==> run P <==
==> flow/design.v <==
module neuron_intra_Nbits #(
    parameter N = 16,
    parameter N_INPUTS = 16,
    parameter LOG_N_INPUTS = 4  
) (
    input  wire                         clk,
    input  wire                         rst,
    input  wire                         en,
    input  wire signed [N*N_INPUTS-1:0] W,     
    input  wire signed [N*N_INPUTS-1:0] X_N,   
    output reg signed [         N-1:0] Out
);
  wire signed [2*N*N_INPUTS-1:0] prod;
  wire signed [         N-1:0] act_out;
  genvar i;
  generate
    for (i = 0; i < N_INPUTS; i = i + 1) begin : mults
      wire signed [N-1:0] Wi;
      wire signed [N-1:0] Xi;
      assign Wi = W[i*N+:N];
      assign Xi = X_N[i*N+:N];
      assign prod[i*2*N+:2*N] = Wi * Xi;
    end
  endgenerate
  genvar j, k;
  generate
    for (j = 0; j < LOG_N_INPUTS; j = j + 1) begin : ADDER_TREE
      wire signed [2*N*(N_INPUTS >> (j+1))-1:0] sum_stage;
      if(j == 0) begin
        for (k = 0; k < (N_INPUTS >> (j+1)); k = k + 1) begin : STAGE0
          assign sum_stage[2*k*N+:2*N] = prod[2*k*2*N+:2*N] + prod[(2*k+1)*2*N+:2*N];
        end
      end else begin
        for (k = 0; k < (N_INPUTS >> (j+1)); k = k + 1) begin : STAGEJ
          assign sum_stage[2*k*N+:2*N] = ADDER_TREE[j-1].sum_stage[2*k*2*N+:2*N] + ADDER_TREE[j-1].sum_stage[(2*k+1)*2*N+:2*N];
        end
      end
    end
    wire signed [2*N-1:0] sum_all;
    assign sum_all = ADDER_TREE[LOG_N_INPUTS-1].sum_stage;
  endgenerate
  reg signed [2*N-1:0] acc;
  always @(posedge clk or posedge rst) begin
    if (rst) begin
		acc <= 0;
		Out <= 0;
	 end
    else if (en) begin
		acc <= sum_all;
		Out <= act_out;
	 end
  end
  localparam signed [N-1:0] MAX_VAL = {1'b0, {(N-1){1'b1}}};  
  assign act_out = (acc < 0) ? 0 : (acc > MAX_VAL) ? MAX_VAL : acc;
endmodule
==> flow/run.sh <==
#!/bin/bash
# the make line also repeats each setting of config.mk as NAME=value (left out here)
make -C /OpenROAD-flow-scripts/flow DESIGN_CONFIG=/design/flow/config.mk WORK_HOME=/design/flow/orfs CLKGATE_MAP_FILE= finish
==> flow/config.mk <==
export PLATFORM = sky130hd
export DESIGN_NAME = neuron_intra_Nbits
export DESIGN_NICKNAME = neuron_intra_Nbits
export VERILOG_FILES = /design/flow/design.v
export SDC_FILE = /design/flow/constraint.sdc
export NUM_CORES = 4
export LEC_CHECK = 0
export CAP_MARGIN = 15
export CORE_MARGIN = 2
export CORE_UTILIZATION = 71
export CTS_CLUSTER_SIZE = 60
export HOLD_SLACK_MARGIN = 0.29
export MAX_ROUTING_LAYER = met4
export SETUP_SLACK_MARGIN = -0.59
export SLEW_MARGIN = 20
==> flow/constraint.sdc <==
create_clock -name core_clock -period 9.16 [get_ports {clk}]
set_input_delay 1.8320 -clock core_clock [delete_from_list [all_inputs] [get_ports {clk}]]
set_output_delay 1.8320 -clock core_clock [all_outputs]
set_load 0.01 [all_outputs]
==> run D: changes against run P <==
--- a/flow/config.mk
+++ b/flow/config.mk
@@ -7,9 +7,7 @@
 export LEC_CHECK = 0
-export CAP_MARGIN = 15
+export CAP_MARGIN = 20
 export CORE_MARGIN = 2
 export CORE_UTILIZATION = 71
-export CTS_CLUSTER_SIZE = 60
-export HOLD_SLACK_MARGIN = 0.29
-export MAX_ROUTING_LAYER = met4
-export SETUP_SLACK_MARGIN = -0.59
+export PLACE_DENSITY_LB_ADDON = 0.24
+export SETUP_SLACK_MARGIN = 2.89
 export SLEW_MARGIN = 20
==> flow/constraint.sdc (replaced) <==
create_clock -name core_clock -period 13.1 [get_ports {clk}]
set_input_delay 2.6200 -clock core_clock [delete_from_list [all_inputs] [get_ports {clk}]]
set_output_delay 2.6200 -clock core_clock [all_outputs]
set_load 0.01 [all_outputs]
==> flow_summary.toml <==
# generated from flow reports
[status]
so_faults = "negative setup slack"
outcome = "complete, but fails checks"

[finish]
buffer_area_frac = 0.108
syn_to_final_growth_pct = 15.1

[final_timing]
worst_slack_ns = -2.64
finalSetupViolations = 28

[place]
dp_cells = 20900

[worst_setup_path]
reg2reg_slack_ns = 6.63

[detailed_routing]
via_per_inst = 5.74
drt-met1-wl_um = 169000
met3_length_um = 59300
[end of results for run P]
==> flow_summary.toml <==
# generated from flow reports
[worst_setup_path]
endpoint = "acc[31]"
reg2reg_slack_ns = 10.79
path_delay_family = "adder cells"
max_stage_delay_ns = 0.63

[finish]
buffer_area_frac = 0.0977
syn_to_final_growth_pct = 13.9
nFlopsAndLatches = 48

[floorplanning]
io_pins = 531

[yosys]
synth_cells = 16200
synth_cell_types = 41

[global_routing]
grt_usage = 0.487

[detailed_routing]
via_per_inst = 5.79
wl_per_cell_um = 26.1
drt-met1-wl_um = 166000
met3_length_um = 63700

[place]
dp_cells = 20100

[status]
outcome = "complete, no violations"

[final_timing]
worst_slack_ns = 0.660
[end of results for run D]


==> inputs of branch violet <==
RTL: the design.v shown in full above, as it stands there.
make LEC_CHECK=0 CAP_MARGIN=20 CORE_MARGIN=2 CORE_UTILIZATION=71 PLACE_DENSITY_LB_ADDON=0.24 SETUP_SLACK_MARGIN=-0.64 SLEW_MARGIN=20 finish   # period 10.2 ns
run.sh (not shown) runs the stock make flow with config.mk's settings and CLKGATE_MAP_FILE=.
==> inputs of branch ember, as changes to branch violet <==
Settings changed: CORE_UTILIZATION 71 to 40, PLACE_DENSITY_LB_ADDON 0.24 to unset, SETUP_SLACK_MARGIN -0.64 to unset.
==> flow/constraint.sdc (replaced) <==
create_clock -name core_clock -period 13.3 [get_ports {clk}]
set_input_delay 2.6600 -clock core_clock [delete_from_list [all_inputs] [get_ports {clk}]]
set_output_delay 2.6600 -clock core_clock [all_outputs]
set_load 0.01 [all_outputs]
==> results <==
metric	branch ember	branch violet
Non-clk bufs	1620	2234
Global-route wire length before repair	797000 µm	801000 µm
Violation count after the first detailed-route iteration	7564	11200
Layout Area Growth over Synthesis	13.1%	15.3%
Detailed-routing wirelength on met1	206000 µm	172000 µm
Crit path DRT	13.50 ns	10.41 ns
Met3 GRT Util	3.00%	10.5%
Worst setup slack after layout	0.179 ns	-1.93 ns
Summed negative setup slack over all endpoints	0 ns	-32.96 ns
Post-layout net count	23700	24300
Clock Skews	0.00994 ns	0.00829 ns
Via density per instance	4.81	5.65
Slowest cell delay on critical path	0.62 ns	0.70 ns
Drt first pass iters	6	9
Via count of the first global-routing pass	122000	132000
Met3 WL post-DR	30200 µm	59800 µm
Clk cell area share	0.109%	0.107%
Width of the die	632 µm	476 µm
Number of cells on the critical path	36	32
HP Start	acc[21]$_DFFE_PP0P_	Out[14]$_DFFE_PP0P_
Number of rows in the core area	230	173
N_taps	5220	2975
Critical path startpoint	W[111]	X_N[217]
Status	complete, no violations	failed layout checks
Layout check failures	-	negative setup slack
Met1 layer usage reported by global route	34.9%	60.0%


==> inputs of run R <==
Starts from the design.v that is shown in full above.
clock: 11.1 ns
lec_check: 0
cap_margin: 20
core_margin: 2
core_utilization: 70
max_routing_layer: met4
slew_margin: 20
==> inputs of run E, as changes to run R <==
- CORE_UTILIZATION: 70 -> 40
- SETUP_SLACK_MARGIN: default -> 3.17
==> flow/constraint.sdc (replaced) <==
create_clock -name core_clock -period 13.5 [get_ports {clk}]
set_input_delay 2.7000 -clock core_clock [delete_from_list [all_inputs] [get_ports {clk}]]
set_output_delay 2.7000 -clock core_clock [all_outputs]
set_load 0.01 [all_outputs]
==> inputs of run K, as changes to run R <==
- CORE_UTILIZATION: 70 -> 22
- CTS_CLUSTER_SIZE: default -> 63
- SETUP_SLACK_MARGIN: default -> 3.17
==> flow/constraint.sdc (replaced) <==
create_clock -name core_clock -period 13.5 [get_ports {clk}]
set_input_delay 2.7000 -clock core_clock [delete_from_list [all_inputs] [get_ports {clk}]]
set_output_delay 2.7000 -clock core_clock [all_outputs]
set_load 0.01 [all_outputs]
==> results <==
- Run R finished with setup timing left. Run E completed with no timing, DRC or antenna violations. Run K completed with no timing, DRC or antenna violations.
- In synthesized cell count, run R and run E do not differ.
- Die size, highest first: run K, run E, run R.
- The highest global-route usage belongs to run R, the lowest to run K.
- In sequential cell count, run R and run K do not differ.
- Between run K and run R, the lower critical path depth is in run K (gap 2).
- The highest final cell count belongs to run K, the lowest to run R.
- The lowest routed wire length belongs to run R, the highest to run K.
- Sequential share of layout area is about the same in run R and run K.
- Between run E and run K, the lower via count is in run E (gap about 1.3%, measured against run K).
==> figures <==
                                                                       run K                     run R       run E
Status                                              timing/DRC/antenna clean  finished with violations  timing/DRC/antenna clean
Layout check failures                                                      -              setup timing           -
Global-route wire length before repair                                898 mm                    805 mm      819 mm
Worst setup timing slack at the placement stage                    -0.215 ns                  -1.77 ns  -0.0396 ns
Final HPWL from detailed placement                                    567 mm                    475 mm      491 mm
Clock Network Area Fraction                                          0.0965%                    0.105%      0.107%
Final setup fails                                                          0                        21           0
Core Util at FP                                                        22.0%                     70.4%       40.2%
Non-Clock Buffer Count                                                  1899                      2511        1760
WHS Endpoint                                                          Out[6]                    acc[7]      acc[7]
R2R Path Start                                                       acc[19]                   acc[30]     acc[19]
Final-layout fill cell count                                           76.1k                     13.6k       37.9k
Maximum cell stage delay along the critical path                     0.73 ns                   0.62 ns     0.65 ns
Final routed wirelength across all metal layers                       627 mm                    538 mm      551 mm
Late-Pin Clk Latency                                                 0.30 ns                   0.32 ns     0.30 ns
Layout Cells excl Fill                                                 27.3k                     21.2k       22.7k
Final GP Congestion                                                     1.02                      1.13        1.04
Number of antenna violations at the first check in global routing        247                        20          38
